Design fairArb, start of the top module:
module fairArb (
	input logic [15:0] bids,
	output logic [15:0] wins,
	input logic get_next_win,
	input logic clk,
	input logic rst
		);
==> flow/config.mk <==
export PLATFORM = sky130hd
export DESIGN_NAME = fairArb
export DESIGN_NICKNAME = fairArb
export VERILOG_FILES = /design/flow/design.v
export SDC_FILE = /design/flow/constraint.sdc
export NUM_CORES = 4
export LEC_CHECK = 0
export CAP_MARGIN = 20
export CORE_MARGIN = 2
export CORE_UTILIZATION = 70
export CTS_CLUSTER_SIZE = 14
export SETUP_SLACK_MARGIN = 0.67
export SLEW_MARGIN = 20
==> flow/constraint.sdc <==
create_clock -name core_clock -period 2.88 [get_ports {clk}]
set_input_delay 0.5760 -clock core_clock [delete_from_list [all_inputs] [get_ports {clk}]]
set_output_delay 0.5760 -clock core_clock [all_outputs]
set_load 0.01 [all_outputs]
run.sh (not shown) runs the stock make flow with config.mk's settings and CLKGATE_MAP_FILE=.
The first run aborted during detailed placement with DPL-0038.
==> next run, changes <==
Settings changed: CORE_UTILIZATION 70 to 57, CTS_CLUSTER_SIZE 14 to unset, SETUP_SLACK_MARGIN 0.67 to 0.71, TNS_END_PERCENT set to 5.
Clock period 2.88 ns to 4.0 ns, I/O delays scaled along.
After rerunning: With this change the flow produced a clean layout; area after synthesis does not change; die size goes up by about a fifth; synthesized cell count does not change.

== try-lagoon ==
Starting RTL as in the previous note.
clock: 4.0 ns
lec_check: 0
abc_area: 1
cap_margin: 20
core_margin: 9
core_utilization: 58
cts_cluster_diameter: 239
cts_cluster_size: 99
slew_margin: 20
tns_end_percent: 5
try-lagoon reached the final stage; the timing, DRC and antenna checks on its layout passed.
The following lists how try-sierra was set up differently from try-lagoon:
-- flow/config.mk --
<<< try-lagoon, line 8
export ABC_AREA = 1
>>> try-sierra, line 8
<<< try-lagoon, line 10
>>> try-sierra, line 9
export CORE_ASPECT_RATIO = 0.5
<<< try-lagoon, line 11
export CORE_UTILIZATION = 58
export CTS_CLUSTER_DIAMETER = 239
>>> try-sierra, line 11
export CORE_UTILIZATION = 44
export CTS_CLUSTER_DIAMETER = 374
Findings:
- Taking try-lagoon as the reference, in try-sierra final area picked up an extra 16%; combinational share of power down 6.3 points.
- Looking at area added between synthesis and finish, try-sierra sits 19 points above try-lagoon.
What try-harbor does differently from try-sierra at the input level:
-- flow/config.mk --
<<< try-sierra, line 8
>>> try-harbor, line 8
export ABC_AREA = 1
<<< try-sierra, line 10
export CORE_MARGIN = 9
export CORE_UTILIZATION = 44
export CTS_CLUSTER_DIAMETER = 374
export CTS_CLUSTER_SIZE = 99
>>> try-harbor, line 11
export CORE_MARGIN = 2
export CORE_UTILIZATION = 60
export HOLD_SLACK_MARGIN = -0.07
[summary]
- try-harbor | status: complete | timing, DRC, antenna: pass
- Re final clock period utilization by the worst path: try-harbor and try-sierra aren't equal, and the higher value belongs to try-sierra.
- Lower area growth from synthesis to layout among try-harbor and try-sierra: try-harbor
- NOTE: internal power summed over all cells in try-harbor falls short of that of try-sierra
- A origin of the worst setup path of bids[11] is what try-harbor shows, while bids[6] belongs to try-sierra.
Edits applied to the flow inputs when going from try-harbor to try-pepper:
-- flow/config.mk --
<<< try-harbor, line 8
export ABC_AREA = 1
>>> try-pepper, line 8
<<< try-harbor, line 11
export CORE_MARGIN = 2
>>> try-pepper, line 10
export CORE_MARGIN = 10
<<< try-harbor, line 15
export TNS_END_PERCENT = 5
>>> try-pepper, line 14
## What came out
Re number of gates on the worst path with buffers counted: try-pepper and try-harbor aren't equal, and the lower value belongs to try-pepper. Post-route clock period utilization came out higher on try-pepper than on try-harbor. try-pepper — detailed-routed wire length on met3 6.0% higher, try-harbor as reference. Going from try-harbor to try-pepper, unique cell type count in the Yosys netlist picked up an extra about 200%; number of buffers added to fix hold violations after cts neither gained nor lost much; overall die height picked up an extra 31%; count of fill cells added during filler insertion lost 89. After detailed routing, try-harbor needs less wire than try-pepper. Post-synthesis instance area of try-harbor is on par with try-pepper.
The following lists how try-xenon was set up differently from try-pepper:
-- flow/config.mk --
<<< try-pepper, line 9
export CORE_ASPECT_RATIO = 0.5
export CORE_MARGIN = 10
export CORE_UTILIZATION = 60
export HOLD_SLACK_MARGIN = -0.07
>>> try-xenon, line 9
export CORE_MARGIN = 2
export CORE_UTILIZATION = 57
export SETUP_SLACK_MARGIN = 0.65
<<< try-pepper, line 14
>>> try-xenon, line 13
export TNS_END_PERCENT = 5
[summary]
- Compared with try-pepper, try-xenon has extra setup slack.
- Compare try-pepper and try-xenon | routability congestion estimate from global placement higher: try-pepper
- ~same distinct cell type count after synthesis in try-pepper and try-xenon
- Instance area after placement (try-xenon vs. try-pepper) increases by a few percent
The following lists how try-maple was set up differently from try-xenon:
-- flow/config.mk --
<<< try-xenon, line 8
>>> try-maple, line 8
export ABC_AREA = 1
<<< try-xenon, line 9
export CORE_MARGIN = 2
export CORE_UTILIZATION = 57
export SETUP_SLACK_MARGIN = 0.65
>>> try-maple, line 10
export CORE_ASPECT_RATIO = 0.5
export CORE_MARGIN = 10
export CORE_UTILIZATION = 50
export CTS_CLUSTER_DIAMETER = 25
export HOLD_SLACK_MARGIN = -0.07
<<< try-xenon, line 13
export TNS_END_PERCENT = 5
>>> try-maple, line 16
Notes after the runs:
Clock latency on the worst-skew pair: try-maple vs try-xenon — no meaningful difference
[compare] base=try-xenon new=try-maple: combinational share of power -0.4 points, site row count -7.
Power for try-maple: 0.91% down relative to try-xenon
Die size: try-maple vs try-xenon up about 70%
The timing startpoint of the critical path comes out priority_f[1] in one run and bids[15] in the other, namely in try-xenon and try-maple respectively.

Setup of run A:
fairArb again, from the RTL that the note above started with.
==> flow/config.mk <==
export PLATFORM = sky130hd
export DESIGN_NAME = fairArb
export DESIGN_NICKNAME = fairArb
export VERILOG_FILES = /design/flow/design.v
export SDC_FILE = /design/flow/constraint.sdc
export NUM_CORES = 4
export LEC_CHECK = 0
export CAP_MARGIN = 20
export CORE_MARGIN = 2
export CORE_UTILIZATION = 66
export HOLD_SLACK_MARGIN = -0.09
export SETUP_SLACK_MARGIN = -0.28
export SLEW_MARGIN = 20
==> flow/constraint.sdc <==
create_clock -name core_clock -period 3.77 [get_ports {clk}]
set_input_delay 0.7540 -clock core_clock [delete_from_list [all_inputs] [get_ports {clk}]]
set_output_delay 0.7540 -clock core_clock [all_outputs]
set_load 0.01 [all_outputs]
Finished, but not clean: run A, with negative setup slack.
Inputs modified between run A and run B:
diff --git a/flow/config.mk b/flow/config.mk
--- a/flow/config.mk
+++ b/flow/config.mk
@@ -10,3 +10 @@
-export CORE_UTILIZATION = 66
-export HOLD_SLACK_MARGIN = -0.09
-export SETUP_SLACK_MARGIN = -0.28
+export CORE_UTILIZATION = 70
==> flow/constraint.sdc <==
create_clock -name core_clock -period 3.75 [get_ports {clk}]
set_input_delay 0.7500 -clock core_clock [delete_from_list [all_inputs] [get_ports {clk}]]
set_output_delay 0.7500 -clock core_clock [all_outputs]
set_load 0.01 [all_outputs]
- Run status, run B: aborted in clock tree synthesis (4_1_cts), error DPL-0033
- Count of instantiated cells in the yosys netlist: run A vs run B identical
- Share of the core filled by cells before placement on run B is up relative to run A.
- Instance tally after logic synthesis of run A is on par with run B.
## Diff of input files: run C against run B
diff --git a/flow/config.mk b/flow/config.mk
--- a/flow/config.mk
+++ b/flow/config.mk
@@ -10 +10,2 @@
-export CORE_UTILIZATION = 70
+export CORE_UTILIZATION = 60
+export PLACE_DENSITY = 0.37
==> flow/constraint.sdc <==
create_clock -name core_clock -period 5.24 [get_ports {clk}]
set_input_delay 1.0480 -clock core_clock [delete_from_list [all_inputs] [get_ports {clk}]]
set_output_delay 1.0480 -clock core_clock [all_outputs]
set_load 0.01 [all_outputs]
## What came out
- Run C: no failed stages, no open violations at the end
- Run B → run C: detailed placer's ending HPWL fell 27%, per-instance average area after synthesis about even.
- Against run B, run C comes in 0.18 lower on weighted congestion reported at the end of routability-driven placement.

fairArb again, from the RTL that the note above started with.
clock: 2.28 ns
lec_check: 0
cap_margin: 15
core_margin: 2
core_utilization: 70
cts_cluster_diameter: 366
cts_cluster_size: 51
setup_slack_margin: 0.59
slew_margin: 20
tns_end_percent: 5
The baseline died in 3_5_place_dp (DPL-0038).
Edit:
CAP_MARGIN = 20   (was 15)
CORE_UTILIZATION = 58   (was 70)
CTS_CLUSTER_DIAMETER = default   (was 366)
CTS_CLUSTER_SIZE = default   (was 51)
SETUP_SLACK_MARGIN = -0.13   (was 0.59)
clock period = 3.22 ns   (was 2.28 ns; I/O delays follow)
After rerunning:
- The new run stopped in 5_1_grt, error GRT-0232
- area after synthesis is unchanged
- synthesized cell count does not change
- die area came out higher by 19%
Edit:
CORE_UTILIZATION = 40   (was 58)
SETUP_SLACK_MARGIN = default   (was -0.13)
TNS_END_PERCENT = default   (was 5)
clock period = 4.0 ns   (was 3.22 ns; I/O delays follow)
What happened:
- This time the run went through all stages and came out clean
- die area increases by about 40%
- area after synthesis does not change
- synthesized cell count does not change
Edit:
ABC_AREA = 1   (was default)
CORE_ASPECT_RATIO = 0.5   (was default)
CORE_MARGIN = 9   (was 2)
CTS_CLUSTER_DIAMETER = 344   (was default)
CTS_CLUSTER_SIZE = 99   (was default)
PLACE_DENSITY = 0.35   (was default)
TNS_END_PERCENT = 5   (was default)
- The changed run completed with no timing, DRC or antenna violations
- sequential cell count stays the same
- combinational power rose by 16%
- sequential share of layout area rose by 1.2 points
- total power rose by 17%
- register-to-register slack improves by 0.11 ns
- utilization fell by 3.6 points
- via count rose by 6.1%

Starting RTL as in the previous note.
Settings: LEC_CHECK=0, CAP_MARGIN=5, CELL_PAD_IN_SITES_GLOBAL_PLACEMENT=0, CORE_MARGIN=2, CORE_UTILIZATION=67, CTS_CLUSTER_DIAMETER=333, CTS_CLUSTER_SIZE=79, GPL_ROUTABILITY_DRIVEN=1, GPL_TIMING_DRIVEN=1, MAX_ROUTING_LAYER=met4, SETUP_SLACK_MARGIN=0.61, SLEW_MARGIN=20; clock period 3.92 ns.
The baseline did not get past global routing (5_1_grt).
Next try:
Settings changed: CAP_MARGIN 5 to 20, CELL_PAD_IN_SITES_GLOBAL_PLACEMENT 0 to not set, CORE_UTILIZATION 67 to 65, CTS_CLUSTER_DIAMETER 333 to not set, CTS_CLUSTER_SIZE 79 to not set, GPL_ROUTABILITY_DRIVEN 1 to not set, GPL_TIMING_DRIVEN 1 to not set, MAX_ROUTING_LAYER met4 to not set, SETUP_SLACK_MARGIN 0.61 to not set.
Clock period 3.92 ns to 3.26 ns, I/O delays scaled along.
Outcome:
- Now the flow died in clock tree synthesis (4_1_cts)
- area after synthesis does not change
- synthesized cell count is unchanged
- die size grows by 2.9%
Next try:
Settings changed: ABC_AREA set to 1, CORE_UTILIZATION 65 to 64, SETUP_SLACK_MARGIN set to -0.2.
Clock period 3.26 ns to 3.09 ns, I/O delays scaled along.
Outcome: The new run reached the layout checks and failed them: negative setup slack. Synthesized area stays flat. Die size increases by about 1.4%. Synthesized cell count increases by 42%.
Next try:
Settings changed: SETUP_SLACK_MARGIN -0.2 to 1.01.
Clock period 3.09 ns to 4.43 ns, I/O delays scaled along.
With this change the flow ran to the end with no violations.
Area after synthesis stays the same.
Global-route usage is lower by 2.1 points.
Final area is lower by a few percent.
Next try:
Settings changed: ABC_AREA 1 to not set, CORE_UTILIZATION 64 to 40, SETUP_SLACK_MARGIN 1.01 to not set.
Clock period 4.43 ns to 3.51 ns, I/O delays scaled along.
Wire length grows by roughly a tenth.
Design area grows by a quarter to a third.
Sequential power grows by about a fifth.
Clock skew shrinks by 4.4 ps.
Worst setup slack loses 880 ps.
Area after synthesis stays flat.
Flip-flop count stays the same.
Critical path depth shrinks by 1.
Next try:
Settings changed: CORE_UTILIZATION 40 to 58, SETUP_SLACK_MARGIN set to 0.71.
Clock period 3.51 ns to 2.65 ns, I/O delays scaled along.
Result:
- Now the flow did not get past clock tree synthesis (4_1_cts)
- synthesized area stays the same
- synthesized cell count does not change
- die area decreases by 30%

== the baseline ==
Starting RTL as in the previous note.
make LEC_CHECK=0 ABC_AREA=1 CAP_MARGIN=10 CORE_MARGIN=2 CORE_UTILIZATION=72 CTS_CLUSTER_DIAMETER=274 CTS_CLUSTER_SIZE=72 SETUP_SLACK_MARGIN=0.67 SLEW_MARGIN=20 finish   # period 2.39 ns
The baseline never completed; the flow aborted with a tool error in 3_3_place_gp.
Changes in the candidate relative to the baseline:
# the baseline
export LEC_CHECK = 0
export ABC_AREA = 1
export CAP_MARGIN = 10
export CORE_MARGIN = 2
export CORE_UTILIZATION = 72
export CTS_CLUSTER_DIAMETER = 274
export CTS_CLUSTER_SIZE = 72
export SETUP_SLACK_MARGIN = 0.67
export SLEW_MARGIN = 20
create_clock -name core_clock -period 2.39 [get_ports {clk}]
# the candidate
export LEC_CHECK = 0
export ABC_AREA = 1
export CAP_MARGIN = 10
export CORE_MARGIN = 2
export CORE_UTILIZATION = 72
export CTS_CLUSTER_SIZE = 72
export SETUP_SLACK_MARGIN = 0.67
export SLEW_MARGIN = 20
create_clock -name core_clock -period 2.26 [get_ports {clk}]
[summary]
The candidate did not finish; the tool stopped in 3_3_place_gp with error GPL-0301.
Number of instances in the synthesized netlist essentially unchanged between the candidate and the baseline.
Diff the baseline..the candidate | chip width | unchanged
The number of rows created at floorplan was comparable across the baseline and the candidate.

fairArb again, from the RTL that the note above started with.
==> flow/config.mk <==
export PLATFORM = sky130hd
export DESIGN_NAME = fairArb
export DESIGN_NICKNAME = fairArb
export VERILOG_FILES = /design/flow/design.v
export SDC_FILE = /design/flow/constraint.sdc
export NUM_CORES = 4
export LEC_CHECK = 0
export ABC_AREA = 1
export CAP_MARGIN = 5
export CELL_PAD_IN_SITES_DETAIL_PLACEMENT = 2
export CELL_PAD_IN_SITES_GLOBAL_PLACEMENT = 3
export CORE_MARGIN = 2
export CORE_UTILIZATION = 32
export CTS_CLUSTER_DIAMETER = 20
export CTS_CLUSTER_SIZE = 79
export GPL_ROUTABILITY_DRIVEN = 1
export GPL_TIMING_DRIVEN = 0
export MAX_ROUTING_LAYER = met5
export SETUP_SLACK_MARGIN = 1.06
export SLEW_MARGIN = 20
==> flow/constraint.sdc <==
create_clock -name core_clock -period 5.56 [get_ports {clk}]
set_input_delay 1.1120 -clock core_clock [delete_from_list [all_inputs] [get_ports {clk}]]
set_output_delay 1.1120 -clock core_clock [all_outputs]
set_load 0.01 [all_outputs]
The baseline stopped in global placement with GPL-0301.
Change:
ABC_AREA = 0   (was 1)
CORE_MARGIN = 5   (was 2)
CORE_UTILIZATION = 51   (was 32)
CTS_CLUSTER_DIAMETER = 174   (was 20)
HOLD_SLACK_MARGIN = 0.24   (was not set)
MIN_ROUTING_LAYER = met2   (was not set)
SETUP_SLACK_MARGIN = 0.11   (was 1.06)
Result: This time the run stopped in global placement without I/O (GPL-0301). Synthesized area is about the same. Die area decreases by 25%. Synthesized cell count decreases by 29%.

Setup of build 83:
Starting RTL as in the previous note.
==> flow/config.mk <==
export PLATFORM = sky130hd
export DESIGN_NAME = fairArb
export DESIGN_NICKNAME = fairArb
export VERILOG_FILES = /design/flow/design.v
export SDC_FILE = /design/flow/constraint.sdc
export NUM_CORES = 4
export LEC_CHECK = 0
export CAP_MARGIN = 20
export CORE_MARGIN = 2
export CORE_UTILIZATION = 67
export CTS_CLUSTER_DIAMETER = 44
export CTS_CLUSTER_SIZE = 20
export SETUP_SLACK_MARGIN = 0.64
export SLEW_MARGIN = 20
export TNS_END_PERCENT = 5
==> flow/constraint.sdc <==
create_clock -name core_clock -period 4.13 [get_ports {clk}]
set_input_delay 0.8260 -clock core_clock [delete_from_list [all_inputs] [get_ports {clk}]]
set_output_delay 0.8260 -clock core_clock [all_outputs]
set_load 0.01 [all_outputs]
Build 83 did not make it past global routing (5_1_grt), where a tool error ended it.
Edits applied to the flow inputs when going from build 83 to build 53:
- changing CORE_UTILIZATION from 67 to 12
- removing CTS_CLUSTER_SIZE (formerly 20)
- removing TNS_END_PERCENT (formerly 5)
- removing SETUP_SLACK_MARGIN (formerly 0.64)
- removing CTS_CLUSTER_DIAMETER (formerly 44)
- changing the clock period (ns, I/O delays scaled along) from 4.13 to 5.24
--- outcome ---
Build 53 ran to completion and came out clean on the timing, DRC and antenna checks.
On weighted congestion reported at the end of routability-driven placement: build 53 sits below build 83.
Build 53: die size is about 400% higher than what build 83 reported.
Across both runs, standard cell core area was higher for build 53 than for build 83.
As far as post-synth tally of flip-flops with integrated enable goes, build 53 and build 83 are indistinguishable; the numbers are identical.
diff inputs: build 53 => build 63
- an added TNS_END_PERCENT of 85
- a change of CORE_UTILIZATION from 12 to 40
- an added MAX_ROUTING_LAYER of met4
- a change of the clock period (ns, I/O delays scaled along) from 5.24 to 4.0
==> comparison <==
For cell count, dividing the value from build 63 by the value from build 53 gives 0.79. Diff build 63..build 53 | register share after synthesis | unchanged. In the final reports, the cell area of build 63 is larger than that of build 53. Changes observed in build 63 relative to build 53: multi-input combinational cell count about even, area overhead of the layout relative to synthesis rose 6.8 points, combinational share of cell area fell 2.8 points.
Input-level comparison between build 47 and build 63:
- swapping 40 for 65 in CORE_UTILIZATION
- putting SETUP_SLACK_MARGIN at 0.65 where nothing was set
- swapping 85 for 5 in TNS_END_PERCENT
- putting CTS_CLUSTER_DIAMETER at 52 where nothing was set
- swapping 20 for 35 in CAP_MARGIN
- clearing MAX_ROUTING_LAYER, which used to be met4
==> comparison <==
The remaining runs in build 63 and build 47 completed every stage, whereas build 47 halted early. Build 47 failed in global routing (5_1_grt) with GRT-0232. Build 47 ends up with higher worst-case setup slack after placement than build 63 does. The post-synthesis chip area from yosys on build 63 is in line with that on build 47. Against build 63 as the reference, build 47 delivers a lower cell area reported after detailed placement. Build 47 -> build 63: multiplexer share of the synthesized area delta 0, exact match. Row number of setup buffers added after CTS: build 47 higher / build 63 lower. Compared build 47 vs build 63, and die span in x is down in build 47. Build 47 ends up with a effective utilization at floorplan that is 25 points higher than in build 63. Area of the placeable core down 38% in build 47 wrt build 63. Die size: build 47 is under build 63.
#### Input delta (build 71 over build 47)
- setting GPL_TIMING_DRIVEN to 0 for the first time
- setting MIN_ROUTING_LAYER to met1 for the first time
- removing SETUP_SLACK_MARGIN (formerly 0.65)
- setting CORE_ASPECT_RATIO to 0.88 for the first time
- changing CORE_UTILIZATION from 65 to 40
- setting HOLD_SLACK_MARGIN to 0.24 for the first time
- changing CAP_MARGIN from 35 to 10
- removing CTS_CLUSTER_DIAMETER (formerly 52)
- setting PLACE_DENSITY_LB_ADDON to 0.26 for the first time
Notes after the runs:
- Build 71 finished every step from synthesis to the final layout, and the layout passed the timing, DRC and antenna checks.
- Stage in which a tool error killed build 47: global routing (5_1_grt).
- Changes observed in build 71 relative to build 47: adder and majority cell fraction of the synthesized area closely matched the old numbers; number of rows created at floorplan +about 22%; die area rose about 60%; post-placement cell area fell 6.8%; floorplan utilization lower.
- Post-placement setup slack: lower on build 71
- Taking build 47 as 1.0, build 71 lands at 1.7 on core region area.
- Compared with build 47, build 71 shows a lower total of cells resized after clock tree synthesis.
- Build 71 has width of the die above what build 47 had.
- [compare] base=build 47 new=build 71: placer's final routability congestion estimate shows a reduction of 12%, count of cell types in the netlist shows no meaningful change.
Power is estimated from default activity; no workload was simulated.
